==> wip/harbor: inputs <==
==> flow/design.v <==
`timescale 1 ns / 1 ns
module FM_demodulator
          (
           clk,
           reset,
           clk_enable,
           inp_I,
           inp_Q,
           out_fm
          );
  input   clk;
  input   reset;
  input   clk_enable;
  input   signed [38:0] inp_I;   
  input   signed [38:0] inp_Q;   
  output  [12:0] out_fm;   
  wire enb;
  reg signed [38:0] Delay1_out1;   
  reg signed [38:0] Delay2_out1;   
  reg signed [38:0] Delay4_out1;   
  wire signed [31:0] Sum4_sub_cast;   
  wire signed [31:0] Sum4_sub_cast_1;   
  wire signed [31:0] Sum4_sub_temp;   
  wire signed [29:0] Sum4_out1;   
  wire signed [68:0] Product_mul_temp;   
  wire signed [32:0] Product_out1;   
  reg signed [38:0] Delay3_out1;   
  wire signed [30:0] Sum3_sub_cast;   
  wire signed [30:0] Sum3_sub_cast_1;   
  wire signed [30:0] Sum3_sub_temp;   
  wire signed [28:0] Sum3_out1;   
  wire signed [67:0] Product2_mul_temp;   
  wire signed [32:0] Product2_out1;   
  wire signed [31:0] Sum5_sub_cast;   
  wire signed [31:0] Sum5_sub_cast_1;   
  wire signed [31:0] Sum5_sub_temp;   
  wire [12:0] OUTPUT_rsvd;   
  reg [12:0] OUTPUT_rsvdreg;
  assign enb = clk_enable;
  always @(posedge clk or posedge reset)
    begin : Delay1_process
      if (reset == 1'b1) begin
        Delay1_out1 <= 39'sh0000000000;
      end
      else begin
        if (enb) begin
          Delay1_out1 <= inp_I;
        end
      end
    end
  always @(posedge clk or posedge reset)
    begin : Delay2_process
      if (reset == 1'b1) begin
        Delay2_out1 <= 39'sh0000000000;
      end
      else begin
        if (enb) begin
          Delay2_out1 <= inp_Q;
        end
      end
    end
  always @(posedge clk or posedge reset)
    begin : Delay4_process
      if (reset == 1'b1) begin
        Delay4_out1 <= 39'sh0000000000;
      end
      else begin
        if (enb) begin
          Delay4_out1 <= Delay2_out1;
        end
      end
    end
  assign Sum4_sub_cast = inp_Q[38:7];
  assign Sum4_sub_cast_1 = Delay4_out1[38:7];
  assign Sum4_sub_temp = Sum4_sub_cast - Sum4_sub_cast_1;
  assign Sum4_out1 = Sum4_sub_temp[29:0];
  assign Product_mul_temp = Delay1_out1 * Sum4_out1;
  assign Product_out1 = Product_mul_temp[66:34];
  always @(posedge clk or posedge reset)
    begin : Delay3_process
      if (reset == 1'b1) begin
        Delay3_out1 <= 39'sh0000000000;
      end
      else begin
        if (enb) begin
          Delay3_out1 <= Delay1_out1;
        end
      end
    end
  assign Sum3_sub_cast = inp_I[38:8];
  assign Sum3_sub_cast_1 = Delay3_out1[38:8];
  assign Sum3_sub_temp = Sum3_sub_cast - Sum3_sub_cast_1;
  assign Sum3_out1 = Sum3_sub_temp[28:0];
  assign Product2_mul_temp = Sum3_out1 * Delay2_out1;
  assign Product2_out1 = Product2_mul_temp[65:33];
  assign Sum5_sub_cast = {Product_out1[32], Product_out1[32:2]};
  assign Sum5_sub_cast_1 = {Product2_out1[32], Product2_out1[32:2]};
  assign Sum5_sub_temp = Sum5_sub_cast - Sum5_sub_cast_1;
  assign OUTPUT_rsvd = Sum5_sub_temp[29:17];
always @(posedge clk)
    begin : OUTPUT_rsvdreg_process    
        if (enb) begin
          OUTPUT_rsvdreg <= OUTPUT_rsvd;
       end
    end
  assign out_fm = OUTPUT_rsvdreg;
endmodule   
==> flow/run.sh <==
#!/bin/bash
# the make line also repeats each setting of config.mk as NAME=value (left out here)
make -C /OpenROAD-flow-scripts/flow DESIGN_CONFIG=/design/flow/config.mk WORK_HOME=/design/flow/orfs CLKGATE_MAP_FILE= finish
==> flow/config.mk <==
export PLATFORM = sky130hd
export DESIGN_NAME = FM_demodulator
export DESIGN_NICKNAME = FM_demodulator
export VERILOG_FILES = /design/flow/design.v
export SDC_FILE = /design/flow/constraint.sdc
export NUM_CORES = 4
export LEC_CHECK = 0
export ABC_AREA = 1
export CAP_MARGIN = 20
export CELL_PAD_IN_SITES_DETAIL_PLACEMENT = 0
export CELL_PAD_IN_SITES_GLOBAL_PLACEMENT = 3
export CORE_ASPECT_RATIO = 0.74
export CORE_MARGIN = 7
export CORE_UTILIZATION = 46
export CTS_CLUSTER_DIAMETER = 151
export CTS_CLUSTER_SIZE = 44
export GPL_ROUTABILITY_DRIVEN = 0
export GPL_TIMING_DRIVEN = 1
export HOLD_SLACK_MARGIN = 0.04
export MAX_ROUTING_LAYER = met4
export MIN_ROUTING_LAYER = met2
export PLACE_DENSITY_LB_ADDON = 0.19
export SETUP_SLACK_MARGIN = 3.73
export SLEW_MARGIN = 30
export TNS_END_PERCENT = 90
==> flow/constraint.sdc <==
create_clock -name core_clock -period 12.9 [get_ports {clk}]
set_input_delay 2.5800 -clock core_clock [delete_from_list [all_inputs] [get_ports {clk}]]
set_output_delay 2.5800 -clock core_clock [all_outputs]
set_load 0.01 [all_outputs]
==> inputs of wip/juniper, as changes to wip/harbor <==
CELL_PAD_IN_SITES_GLOBAL_PLACEMENT = not set   (was 3)
CORE_MARGIN = 2   (was 7)
CORE_UTILIZATION = 72   (was 46)
CTS_CLUSTER_DIAMETER = 222   (was 151)
CTS_CLUSTER_SIZE = 90   (was 44)
GPL_ROUTABILITY_DRIVEN = not set   (was 0)
HOLD_SLACK_MARGIN = 0.3   (was 0.04)
MIN_ROUTING_LAYER = not set   (was met2)
PLACE_DENSITY_LB_ADDON = not set   (was 0.19)
SETUP_SLACK_MARGIN = 2.22   (was 3.73)
SLEW_MARGIN = 10   (was 30)
TNS_END_PERCENT = 70   (was 90)
==> flow/constraint.sdc (replaced) <==
create_clock -name core_clock -period 8.06 [get_ports {clk}]
set_input_delay 1.6120 -clock core_clock [delete_from_list [all_inputs] [get_ports {clk}]]
set_output_delay 1.6120 -clock core_clock [all_outputs]
set_load 0.01 [all_outputs]
==> CHANGELOG.md <==
### Changed

* Fail Step: global routing (5_1_grt)
* Site Rows at ~110
* Grt ovf at 138
* Outcome: did not finish
* CORE AREA at 0.120 mm2
* Log Error: [ERROR GRT-0232] Routing congestion too high. Check the congestion heatmap in the GUI.
the above is filed under wip/juniper

==> CHANGELOG.md <==
### Changed

* Grt ovf at approximately 180
* Log Error: [ERROR GRT-0116] Global routing finished with congestion. Check the congestion regions in the DRC Viewer.
* CORE AREA at roughly 0.19 mm2
* Fail Step: global routing (5_1_grt)
* Outcome: did not finish
the above is filed under wip/harbor


========
==> inputs of v28 <==
RTL: the design.v shown in full above, as it stands there.
Settings: LEC_CHECK=0, CAP_MARGIN=20, CELL_PAD_IN_SITES_DETAIL_PLACEMENT=0, CELL_PAD_IN_SITES_GLOBAL_PLACEMENT=3, CORE_ASPECT_RATIO=0.74, CORE_MARGIN=5, CORE_UTILIZATION=46, CTS_CLUSTER_DIAMETER=151, CTS_CLUSTER_SIZE=48, GPL_TIMING_DRIVEN=1, MAX_ROUTING_LAYER=met4, MIN_ROUTING_LAYER=met2, SETUP_SLACK_MARGIN=3.73, SLEW_MARGIN=10, TNS_END_PERCENT=80; clock period 12.9 ns.
run.sh (not shown) runs the stock make flow with config.mk's settings and CLKGATE_MAP_FILE=.
==> v5: changes against v28 <==
Settings changed: CELL_PAD_IN_SITES_DETAIL_PLACEMENT 0 to unset, CELL_PAD_IN_SITES_GLOBAL_PLACEMENT 3 to unset, CORE_ASPECT_RATIO 0.74 to unset, CORE_MARGIN 5 to 2, CORE_UTILIZATION 46 to 65, CTS_CLUSTER_DIAMETER 151 to 215, CTS_CLUSTER_SIZE 48 to unset, GPL_TIMING_DRIVEN 1 to unset, MAX_ROUTING_LAYER met4 to unset, MIN_ROUTING_LAYER met2 to unset, SETUP_SLACK_MARGIN 3.73 to unset, SLEW_MARGIN 10 to 20, TNS_END_PERCENT 80 to unset.
==> flow/constraint.sdc (replaced) <==
create_clock -name core_clock -period 20.6 [get_ports {clk}]
set_input_delay 4.1200 -clock core_clock [delete_from_list [all_inputs] [get_ports {clk}]]
set_output_delay 4.1200 -clock core_clock [all_outputs]
set_load 0.01 [all_outputs]
==> results.toml <==
# yosys + openroad results
[run_status]
outcome = "finished clean"

[die]
floorplan.die.height_um = 364
rows = 132

[layout]
final_cells = 10786
layout.nets = 11875
comb_share_pct = 79.2
final_area_um2 = 87800
buf_share_pct = 2.40
fillers = 10569

[setup_path]
timing.rr.start = "Delay3_out1[9]$_DFFE_PP0P_"

[routing]
drt-total-wl_mm = 242
dr.pass1.iters = 6
wl_per_cell_um = 22.4

[cts]
clk_latency_ps = 520

[timing]
finalSetupTns_ps = 0
skew_ps = 23.9

[placement]
place_ws_ps = 908

[hold_path]
holdPathEnd = "Delay1_out1[7]$_DFFE_PP0P_"
[end of results for v5]
==> results.toml <==
# yosys + openroad results
[run_status]
outcome = "complete, but fails checks"
violations = "setup timing"

[timing]
setup_ws_ps = -2210
skew_ps = 29.7
setup_viol = 13

[layout]
fillers = 16993
comb_share_pct = 72.5
buf_share_pct = 9.96
final_area_um2 = 97200

[routing]
drt-total-wl_mm = 287

[die]
floorplan.die.height_um = 378

[hold_path]
holdPathEnd = "Delay3_out1[8]$_DFFE_PP0P_"

[setup_path]
timing.rr.start = "Delay4_out1[7]$_DFFE_PP0P_"
[end of results for v28]

========
==> run A <==
RTL: the design.v shown in full above, as it stands there.
clock: 16.3 ns
lec_check: 0
abc_area: 1
cap_margin: 20
core_aspect_ratio: 1.31
core_margin: 2
core_utilization: 72
cts_cluster_diameter: 391
cts_cluster_size: 99
setup_slack_margin: -1.14
slew_margin: 0
tns_end_percent: 15
==> inputs of run G, as changes to run A <==
==> flow/config.mk (replaced) <==
export PLATFORM = sky130hd
export DESIGN_NAME = FM_demodulator
export DESIGN_NICKNAME = FM_demodulator
export VERILOG_FILES = /design/flow/design.v
export SDC_FILE = /design/flow/constraint.sdc
export NUM_CORES = 4
export LEC_CHECK = 0
export ABC_AREA = 0
export CAP_MARGIN = 20
export CORE_MARGIN = 2
export CORE_UTILIZATION = 72
export CTS_CLUSTER_DIAMETER = 367
export CTS_CLUSTER_SIZE = 99
export PLACE_DENSITY = 0.38
export SETUP_SLACK_MARGIN = 2.96
export SLEW_MARGIN = 20
==> flow/constraint.sdc (replaced) <==
create_clock -name core_clock -period 13.4 [get_ports {clk}]
set_input_delay 2.6800 -clock core_clock [delete_from_list [all_inputs] [get_ports {clk}]]
set_output_delay 2.6800 -clock core_clock [all_outputs]
set_load 0.01 [all_outputs]
==> inputs of run E, as changes to run A <==
==> flow/config.mk (replaced) <==
export PLATFORM = sky130hd
export DESIGN_NAME = FM_demodulator
export DESIGN_NICKNAME = FM_demodulator
export VERILOG_FILES = /design/flow/design.v
export SDC_FILE = /design/flow/constraint.sdc
export NUM_CORES = 4
export LEC_CHECK = 0
export CAP_MARGIN = 20
export CORE_MARGIN = 2
export CORE_UTILIZATION = 40
export SLEW_MARGIN = 20
==> flow/constraint.sdc (replaced) <==
create_clock -name core_clock -period 23.5 [get_ports {clk}]
set_input_delay 4.7000 -clock core_clock [delete_from_list [all_inputs] [get_ports {clk}]]
set_output_delay 4.7000 -clock core_clock [all_outputs]
set_load 0.01 [all_outputs]
==> inputs of run P, as changes to run A <==
==> flow/config.mk (replaced) <==
export PLATFORM = sky130hd
export DESIGN_NAME = FM_demodulator
export DESIGN_NICKNAME = FM_demodulator
export VERILOG_FILES = /design/flow/design.v
export SDC_FILE = /design/flow/constraint.sdc
export NUM_CORES = 4
export LEC_CHECK = 0
export CAP_MARGIN = 20
export CORE_MARGIN = 2
export CORE_UTILIZATION = 63
export SLEW_MARGIN = 20
==> flow/constraint.sdc (replaced) <==
create_clock -name core_clock -period 24.5 [get_ports {clk}]
set_input_delay 4.9000 -clock core_clock [delete_from_list [all_inputs] [get_ports {clk}]]
set_output_delay 4.9000 -clock core_clock [all_outputs]
set_load 0.01 [all_outputs]
==> notes.md <==
Status of the implementation.

- The floorplan die area is 119,600 um^2, for reference.
- The synthesized area per cell is between 9 and 10 um^2, for reference.
- The flow ran to the end, but the layout failed its checks.
- Overall routing resource usage recorded by global route was 42.78%.
- The final layout report lists a clock buffer count of 28.
- The layout checks failed on setup timing.
- The setup slack of the critical path after layout is -1461 ps, for reference.
- The number of global-route vias before repair is roughly 73,000.
- The final setup violation count is 13, for reference.
- The total non-filler cell area in the finished layout is around 95,000 um^2, for reference.
(the above is from run G)
==> notes.md <==
Status of the implementation.

- The run finished with no timing, DRC or antenna violations.
- The synthesized area per cell is a little over 9 um^2, for reference.
- The effective utilization at floorplan is 63.30%, for reference.
- The adder and majority cell fraction of the synthesized area is 61.83%, for reference.
- The count of clock-net buffers in the final layout is 17, for reference.
- The total non-filler cell area in the finished layout is between 80,000 and 90,000 um^2, for reference.
- The final setup violation count is 0, for reference.
- The total global routing track utilization is about 38%, for reference.
- Once routing completed, OpenROAD measured the worst setup slack at 4045 ps.
(the above is from run P)
==> notes.md <==
Status of the implementation.

- The flow ran to the end and the layout has no timing, DRC or antenna violations.
- Setup violations remaining at the end of the flow were counted as 0.
- Summing all non-filler instances in the final layout gives an area of 90,330 um^2.
- The floorplan die area is 123,400 um^2, for reference.
- The synthesized area per cell is ~8.2 um^2, for reference.
- The count of clock-net buffers in the final layout is 18, for reference.
- The number of global-route vias before repair is approximately 87,000, for reference.
(the above is from run A)
==> notes.md <==
Status of the implementation.

- For this run, the total global-route usage over all layers was measured as 24.82%.
- The H-tree depth reported by CTS is 4, for reference.
- The TritonCTS clock tree is done, for reference.
- Averaged over all synthesized cells, the footprint is a little over 9 um^2.
- The run finished with no timing, DRC or antenna violations.
- The floorplan die area is between 200,000 and 250,000 um^2, for reference.
- In the final report, the number of endpoints failing setup comes to 0.
- The library cell used as clock root buffer is sky130_fd_sc_hd__clkbuf_16, for reference.
- The setup slack of the critical path after layout is 3598 ps, for reference.
- After routing the design area is about 90,000 um^2.
- After layout, the clock buffer instance count stands at 17.
(the above is from run E)

========
==> inputs of fjord <==
// FM_demodulator: RTL as listed in full above, without the edits since
make LEC_CHECK=0 ABC_AREA=1 CAP_MARGIN=20 CELL_PAD_IN_SITES_DETAIL_PLACEMENT=0 CELL_PAD_IN_SITES_GLOBAL_PLACEMENT=3 CORE_ASPECT_RATIO=0.74 CORE_MARGIN=5 CORE_UTILIZATION=46 CTS_CLUSTER_DIAMETER=151 CTS_CLUSTER_SIZE=44 GPL_ROUTABILITY_DRIVEN=0 GPL_TIMING_DRIVEN=1 MAX_ROUTING_LAYER=met4 MIN_ROUTING_LAYER=met2 PLACE_DENSITY_LB_ADDON=0.19 SETUP_SLACK_MARGIN=3.73 SLEW_MARGIN=30 TNS_END_PERCENT=80 finish   # period 12.9 ns
==> yarrow (differences from fjord) <==
Settings changed: ABC_AREA 1 to unset, CELL_PAD_IN_SITES_DETAIL_PLACEMENT 0 to unset, CELL_PAD_IN_SITES_GLOBAL_PLACEMENT 3 to unset, CORE_ASPECT_RATIO 0.74 to unset, CORE_MARGIN 5 to 2, CORE_UTILIZATION 46 to 72, CTS_CLUSTER_DIAMETER 151 to 397, CTS_CLUSTER_SIZE 44 to unset, GPL_ROUTABILITY_DRIVEN 0 to unset, GPL_TIMING_DRIVEN 1 to unset, MAX_ROUTING_LAYER met4 to unset, MIN_ROUTING_LAYER met2 to unset, PLACE_DENSITY set to 0.42, PLACE_DENSITY_LB_ADDON 0.19 to unset, SETUP_SLACK_MARGIN 3.73 to unset, SLEW_MARGIN 30 to 20, TNS_END_PERCENT 80 to unset.
==> flow/constraint.sdc (replaced) <==
create_clock -name core_clock -period 11.7 [get_ports {clk}]
set_input_delay 2.3400 -clock core_clock [delete_from_list [all_inputs] [get_ports {clk}]]
set_output_delay 2.3400 -clock core_clock [all_outputs]
set_load 0.01 [all_outputs]
==> xenon (differences from fjord) <==
Settings changed: ABC_AREA 1 to unset, CELL_PAD_IN_SITES_DETAIL_PLACEMENT 0 to unset, CELL_PAD_IN_SITES_GLOBAL_PLACEMENT 3 to unset, CORE_ASPECT_RATIO 0.74 to unset, CORE_MARGIN 5 to 2, CORE_UTILIZATION 46 to 40, CTS_CLUSTER_DIAMETER 151 to unset, CTS_CLUSTER_SIZE 44 to unset, GPL_ROUTABILITY_DRIVEN 0 to unset, GPL_TIMING_DRIVEN 1 to unset, MAX_ROUTING_LAYER met4 to unset, MIN_ROUTING_LAYER met2 to unset, PLACE_DENSITY_LB_ADDON 0.19 to unset, SETUP_SLACK_MARGIN 3.73 to unset, SLEW_MARGIN 30 to 20, TNS_END_PERCENT 80 to unset.
==> flow/constraint.sdc (replaced) <==
create_clock -name core_clock -period 25.0 [get_ports {clk}]
set_input_delay 5.0000 -clock core_clock [delete_from_list [all_inputs] [get_ports {clk}]]
set_output_delay 5.0000 -clock core_clock [all_outputs]
set_load 0.01 [all_outputs]
==> results <==
Clock skew: yarrow is lower than xenon (0.0062 ns). fjord never finished: it broke off in global routing. yarrow finished with setup timing left. xenon went through all stages and came out clean. Against xenon, the cell area of yarrow is higher by about 8%. In xenon the register-to-register slack is higher than in yarrow, by 10 ns. Of yarrow and xenon, yarrow has the higher critical path depth (gap 4). Synthesized cell count: yarrow is lower than fjord (12%).
